==> run a <==
Design hopselection, start of the top module:
module hopselection(
clk_6M, rstz, p_033us,
regi_isMaster,
ps_pagerespTO,
fk_page,
scancase,
m_half_tslot_p,
connsnewslave, connsnewmaster,
txbit_period, rxbit_period,
fkset_p,   
psackfhs, pagetxfhs, pagetmp, pagerxackfhs ,
corre_threshold,
psrxfhs_succ_p,
psrxfhs,
pstxid,
m_tslot_p, ms_tslot_p,
ps_N_incr_p,
pageAB_2Npage_count, 
Atrain,
regi_interlace_offset, regi_page_k_nudge,
regi_AFH_mode,
regi_AFH_N, regi_AFH_channel_map,
ps, gips, is, giis, page, inquiry, mpr, spr, ir, conns,
prs_clock_frozen, prm_clock_frozen,
CLK, CLKE, CLKN, BD_ADDR,
counter_isFHS,
fk,
fk_chg_p, fk_chg_p_ff,
fk_pstxid
);
Settings: LEC_CHECK=0, ABC_AREA=1, CAP_MARGIN=20, CORE_MARGIN=2, CORE_UTILIZATION=70, CTS_CLUSTER_DIAMETER=232, CTS_CLUSTER_SIZE=37, HOLD_SLACK_MARGIN=0.3, MAX_ROUTING_LAYER=met4, SETUP_SLACK_MARGIN=-1.01, SLEW_MARGIN=20; clock period 13.3 ns.
run.sh (not shown) runs the stock make flow with config.mk's settings and CLKGATE_MAP_FILE=.
==> run b (differences from run a) <==
==> flow/config.mk (replaced) <==
export PLATFORM = sky130hd
export DESIGN_NAME = hopselection
export DESIGN_NICKNAME = hopselection
export VERILOG_FILES = /design/flow/design.v
export SDC_FILE = /design/flow/constraint.sdc
export NUM_CORES = 4
export LEC_CHECK = 0
export ABC_AREA = 1
export CAP_MARGIN = 20
export CORE_MARGIN = 2
export CORE_UTILIZATION = 66
export CTS_CLUSTER_DIAMETER = 226
export HOLD_SLACK_MARGIN = 0.28
export SLEW_MARGIN = 20
==> flow/constraint.sdc (replaced) <==
create_clock -name core_clock -period 12.8 [get_ports {clk_6M}]
set_input_delay 2.5600 -clock core_clock [delete_from_list [all_inputs] [get_ports {clk_6M}]]
set_output_delay 2.5600 -clock core_clock [all_outputs]
set_load 0.01 [all_outputs]
==> run c (differences from run a) <==
==> flow/config.mk (replaced) <==
export PLATFORM = sky130hd
export DESIGN_NAME = hopselection
export DESIGN_NICKNAME = hopselection
export VERILOG_FILES = /design/flow/design.v
export SDC_FILE = /design/flow/constraint.sdc
export NUM_CORES = 4
export LEC_CHECK = 0
export ABC_AREA = 1
export CAP_MARGIN = 20
export CORE_MARGIN = 2
export CORE_UTILIZATION = 62
export CTS_CLUSTER_SIZE = 98
export PLACE_DENSITY = 0.6
export SLEW_MARGIN = 20
==> flow/constraint.sdc (replaced) <==
create_clock -name core_clock -period 30.4 [get_ports {clk_6M}]
set_input_delay 6.0800 -clock core_clock [delete_from_list [all_inputs] [get_ports {clk_6M}]]
set_output_delay 6.0800 -clock core_clock [all_outputs]
set_load 0.01 [all_outputs]
==> qor summary <==
item                                                              run c                   run a                       run b
Status                                         timing/DRC/antenna clean  stopped before the end  complete, but fails checks
Failing step                                                          -          global routing                           -
Layout check failures                                                 -                       -        negative setup slack
Final layout net count                                             3171                       -                        3501
Cell depth of the worst min-delay path                                2                       -                           2
Highest ir drop seen on vdd                                   0.0848 mV                       -                    0.672 mV
CTS tree                                                           done                       -                        done
Max Clock Skew                                               0.00915 ns                       -                   0.0310 ns
Sw frac                                                           0.469                       -                       0.477
Power after layout                                            0.00142 W                       -                   0.00463 W
Post-route met1 wirelength                                     20400 um                       -                    22900 um
Crit path launch                                                CLKN[4]                       -                     CLKN[1]
Core occupancy in the finished layout                             0.742                       -                       0.914
Internal Pwr Total                                           0.000754 W                       -                   0.00242 W
Detailed-route wire length                                     49600 um                       -                    73600 um
Type of the most critical hold path              flip-flop to flip-flop                       -      flip-flop to flip-flop
Startpoint class of the critical path                     primary input                       -               primary input
Fraction of area in clock buffers and inverters                  0.0291                       -                      0.0241
Placeable Area                                               0.0276 mm2              0.0242 mm2                  0.0259 mm2
Detailed Route Iter0 Violations                                    1339                       -                        3517
Termination of the worst setup path                               fk[6]                       -                       fk[4]
Share of power burned in registers                                0.164                       -                       0.120


==> job 2345: inputs <==
hopselection again, from the RTL that the note above started with.
Settings: LEC_CHECK=0, CAP_MARGIN=20, CELL_PAD_IN_SITES_DETAIL_PLACEMENT=0, CORE_MARGIN=6, CORE_UTILIZATION=28, GPL_ROUTABILITY_DRIVEN=1, MAX_ROUTING_LAYER=met5, PLACE_DENSITY_LB_ADDON=0.12, SLEW_MARGIN=20; clock period 39.2 ns.
==> job 6342 (differences from job 2345) <==
==> flow/config.mk (replaced) <==
export PLATFORM = sky130hd
export DESIGN_NAME = hopselection
export DESIGN_NICKNAME = hopselection
export VERILOG_FILES = /design/flow/design.v
export SDC_FILE = /design/flow/constraint.sdc
export NUM_CORES = 4
export LEC_CHECK = 0
export CAP_MARGIN = 20
export CORE_MARGIN = 2
export CORE_UTILIZATION = 52
export CTS_CLUSTER_SIZE = 99
export PLACE_DENSITY = 0.6
export SLEW_MARGIN = 20
==> flow/constraint.sdc (replaced) <==
create_clock -name core_clock -period 21.1 [get_ports {clk_6M}]
set_input_delay 4.2200 -clock core_clock [delete_from_list [all_inputs] [get_ports {clk_6M}]]
set_output_delay 4.2200 -clock core_clock [all_outputs]
set_load 0.01 [all_outputs]
==> job 7070 (differences from job 2345) <==
==> flow/config.mk (replaced) <==
export PLATFORM = sky130hd
export DESIGN_NAME = hopselection
export DESIGN_NICKNAME = hopselection
export VERILOG_FILES = /design/flow/design.v
export SDC_FILE = /design/flow/constraint.sdc
export NUM_CORES = 4
export LEC_CHECK = 0
export CAP_MARGIN = 20
export CORE_MARGIN = 2
export CORE_UTILIZATION = 12
export PLACE_DENSITY = 0.6
export SLEW_MARGIN = 20
==> flow/constraint.sdc (replaced) <==
create_clock -name core_clock -period 30.4 [get_ports {clk_6M}]
set_input_delay 6.0800 -clock core_clock [delete_from_list [all_inputs] [get_ports {clk_6M}]]
set_output_delay 6.0800 -clock core_clock [all_outputs]
set_load 0.01 [all_outputs]
==> reports/metrics.csv <==
stage,metric,value,unit
detailed_routing,m1WireLength,27200,um
detailed_routing,drt_iter0_markers,1089,
die,die_h,387,um
pwr,total_leakage_power,8.73,nW
cells_and_area,postLayoutCellArea,0.0228,mm2
pwr,pg_seq,0.000234,W
detailed_routing,vias_per_cell,3.83,
cells_and_area,clock_buffers,18,
detailed_routing,wl_per_cell,14.3,um
status,status,finished clean,
detailed_routing,met2_wirelength,26000,um
critical_path,critical_path.max_stage_delay,0.68,ns
sta,timing.max_slew.rel_slack,27.2,%
grt,grtUsageMet3,2.03,%
critical_path,r2r.worst_path.cells,10,
cells_and_area,non_clock_buffer_count,253,
critical_path,worstSetupPathDepth,50,
grt,vias_in_the_first_global_route,15100,
grt,grt_antenna_before_repair,25,
detailed_routing,dr.pass1.iters,6,
the above is filed under job 7070

==> reports/metrics.csv <==
stage,metric,value,unit
die,die_h,263,um
grt,grt_antenna_before_repair,6,
cells_and_area,clock_buffers,19,
status,status,finished clean,
detailed_routing,dr.pass1.iters,8,
cells_and_area,postLayoutCellArea,0.0214,mm2
detailed_routing,wl_per_cell,17.8,um
detailed_routing,met2_wirelength,24600,um
sta,timing.max_slew.rel_slack,35.3,%
detailed_routing,drt_iter0_markers,785,
pwr,total_leakage_power,8.73,nW
grt,grtUsageMet3,2.95,%
critical_path,r2r.worst_path.cells,14,
detailed_routing,m1WireLength,25400,um
critical_path,worstSetupPathDepth,47,
the above is filed under job 2345

==> reports/metrics.csv <==
stage,metric,value,unit
status,status,finished clean,
critical_path,critical_path.max_stage_delay,0.57,ns
pwr,total_leakage_power,8.78,nW
detailed_routing,wl_per_cell,18.1,um
cells_and_area,postLayoutCellArea,0.0210,mm2
grt,vias_in_the_first_global_route,15100,
detailed_routing,drt_iter0_markers,840,
grt,grt_antenna_before_repair,4,
cells_and_area,non_clock_buffer_count,260,
sta,timing.max_slew.rel_slack,34.6,%
critical_path,r2r.worst_path.cells,13,
the above is filed under job 6342

No activity file was given, so power comes from the tool's default toggle rates.
